## v28
==> flow/design.v (excerpt) <==
module ml_demodulator(
    i_clk,
    i_reset,
    i_trig,
    i_y_hat,
    i_r,
    i_rd_rdy,
    o_rd_vld,
    o_llr,
    o_hard_bit
);
Settings: LEC_CHECK=0, CAP_MARGIN=20, CELL_PAD_IN_SITES_GLOBAL_PLACEMENT=2, CORE_MARGIN=2, CORE_UTILIZATION=58, GPL_TIMING_DRIVEN=1, PLACE_DENSITY=0.85, SETUP_SLACK_MARGIN=2.04, SLEW_MARGIN=20, TNS_END_PERCENT=35; clock period 16.3 ns.
run.sh (not shown) runs the stock make flow with config.mk's settings and CLKGATE_MAP_FILE=.
Looking at the reports, v28 completed the entire flow and the layout it produced met the timing, DRC and antenna checks.
diff inputs: v28 => v25
- removing CELL_PAD_IN_SITES_GLOBAL_PLACEMENT (formerly 2)
- changing PLACE_DENSITY from 0.85 to 0.6
- removing GPL_TIMING_DRIVEN (formerly 1)
- removing SETUP_SLACK_MARGIN (formerly 2.04)
- changing CORE_UTILIZATION from 58 to 40
- removing TNS_END_PERCENT (formerly 35)
- changing the clock period (ns, I/O delays scaled along) from 16.3 to 10.7
v25 vs v28 — path length in cells of the critical path dropped by more than 10%. Proportion of final cell area spent on non-clock buffers: v25 vs v28 up 0.93 points. After detailed routing, v28 needs less wire than v25. sky130_fd_sc_hd__dfrtp_4 as the cell at the slowest stage of the critical path was reported by v28, and sky130_fd_sc_hd__fa_1 by v25. v28 -> v25: share of synthesized cell area in full adder, half adder and majority cells delta 0, exact match. When the final numbers for v28 and v25 were put side by side, the relative max-transition margin turned out to be greater in v25. Multi-input gate share of the layout cell area in v25 is 1.4 points below v28. Taking v28 as the reference point, the combined global-route utilization of all metal layers of v25 falls by 10 points. Compare v28 and v25 | total length of routed met2 wires lower: v28. v25 reports a higher worst hold slack than v28 does. v25: half-perimeter wire length of the detailed placement result about 4% above v28.
> inputs changed (v25 -> v47)
- removing PLACE_DENSITY (formerly 0.6)
- changing CORE_UTILIZATION from 40 to 72
- setting SETUP_SLACK_MARGIN to 2.77 for the first time
- changing the clock period (ns, I/O delays scaled along) from 10.7 to 9.44
Results
Completing all stages was not enough for v47: its layout failed the final checks because of negative setup slack. Number of well taps shrinks by more than a quarter when moving from v25 to v47. Of v25 and v47, the run reporting the lower clock distribution area overhead in the final layout was v47. Die boundary height for v47 is lower than for v25. Re per-instance average area after synthesis: no difference whatsoever between v47 and v25. Comparing v47 against v25, there is no change at all in synthesized area. Relative to v25, tally of clock buffers in the finished layout has gone down in v47. v47 gives more total global routing track utilization than v25 did. Going from v25 to v47, routed length on met3 grew by more than 100%. On worst hold slack, v25 and v47 are neck and neck. Compared to v25, v47 has non-clock buffer count about 80% higher.
### v47 -> v34
- SETUP_SLACK_MARGIN changed from 2.77 to -0.54
- CORE_UTILIZATION changed from 72 to 70
v34 had finished all stages when the layout checks came back failing, citing negative setup slack. On multi-input combinational cell count, v47 tracks v34 almost exactly. Comparing v47 and v34, worst hold margin is higher on v34.
Input-level comparison between v12 and v34:
- SETUP_SLACK_MARGIN no longer set, was -0.54
- PLACE_DENSITY now 0.6, previously not set
- ABC_AREA now 1, previously not set
- CORE_UTILIZATION now 21, was 70
- CTS_CLUSTER_DIAMETER now 150, previously not set
- the clock period (ns, I/O delays scaled along) now 11.0, was 9.44
Findings:
Across v34 and v12, a clean result was obtained everywhere but in v34.
Going from v34 to v12, sequential share of layout area shows a reduction of 0.87 points.
Synthesis-to-layout area growth (v12 over v34): decrease, 1.9 points
Final standard cell count with taps included and fillers excluded for v12: about 53% up relative to v34
Diff v34 -> v12 | clock period minus final worst setup slack | increase of 240 ps
[inputs] v16 vs v12
- CORE_UTILIZATION now 16, was 21
- CTS_CLUSTER_DIAMETER no longer set, was 150
- ABC_AREA no longer set, was 1
- the clock period (ns, I/O delays scaled along) now 11.8, was 11.0
==> results <==
- Between v12 and v16, post-synthesis to final-layout area growth increased.
- Delta (v16 minus v12): chip area in the Yosys report fell by 6.3%; final critical-path share of the clock period rose by 1.4 points.
- Going from v12 to v16, worst-margin pin slew went down by 120 ps; number of flops mapped to enable cells by yosys was more or less identical; worst setup slack went down by 110 ps.

* * *

Setup of P:
ml_demodulator again, from the RTL that the note above started with.
clock: 8.24 ns
lec_check: 0
cap_margin: 20
core_margin: 2
core_utilization: 72
cts_cluster_size: 43
hold_slack_margin: -0.1
max_routing_layer: met4
setup_slack_margin: -0.57
slew_margin: 20
P terminated abnormally: global routing (5_1_grt) reported GRT-0183.
Edits applied to the flow inputs when going from P to Q:
- CORE_UTILIZATION now 70, was 72
- HOLD_SLACK_MARGIN no longer set, was -0.1
- PLACE_DENSITY now 0.6, previously not set
- CTS_CLUSTER_SIZE no longer set, was 43
- SETUP_SLACK_MARGIN no longer set, was -0.57
- the clock period (ns, I/O delays scaled along) now 8.81, was 8.24
Against P, number of buffers inserted during clock tree synthesis in Q rose by a little under 10%.
Going from P to Q, the die area was enlarged.
Q: ODB-0269 in global routing (5_1_grt) -> run aborted
As far as simple-gate portion of the synthesized area is concerned, P and Q perform about the same.
Taking P as the reference, in Q level count of the clock H-tree rose 1; starting density of the core fell 1.6 points.
What R does differently from Q at the input level:
- CORE_UTILIZATION changed from 70 to 44
- MAX_ROUTING_LAYER removed (was met4)
- the clock period (ns, I/O delays scaled along) changed from 8.81 to 10.7
[summary]
R went all the way through the flow, and no timing, DRC or antenna check failed. The total placed cells including tap cells in R was higher than what Q gave. Comparing Q and R, buffers inserted during post-CTS setup optimization is higher on Q. When R is measured against Q, its quantity of gates resized following cts turns out 381 lower. NOTE: overall chip area in R exceeds that of Q. In R relative to Q, detailed placer's ending HPWL had gone down by a few percent. R reports a higher pre-CTS worst setup slack than Q does.
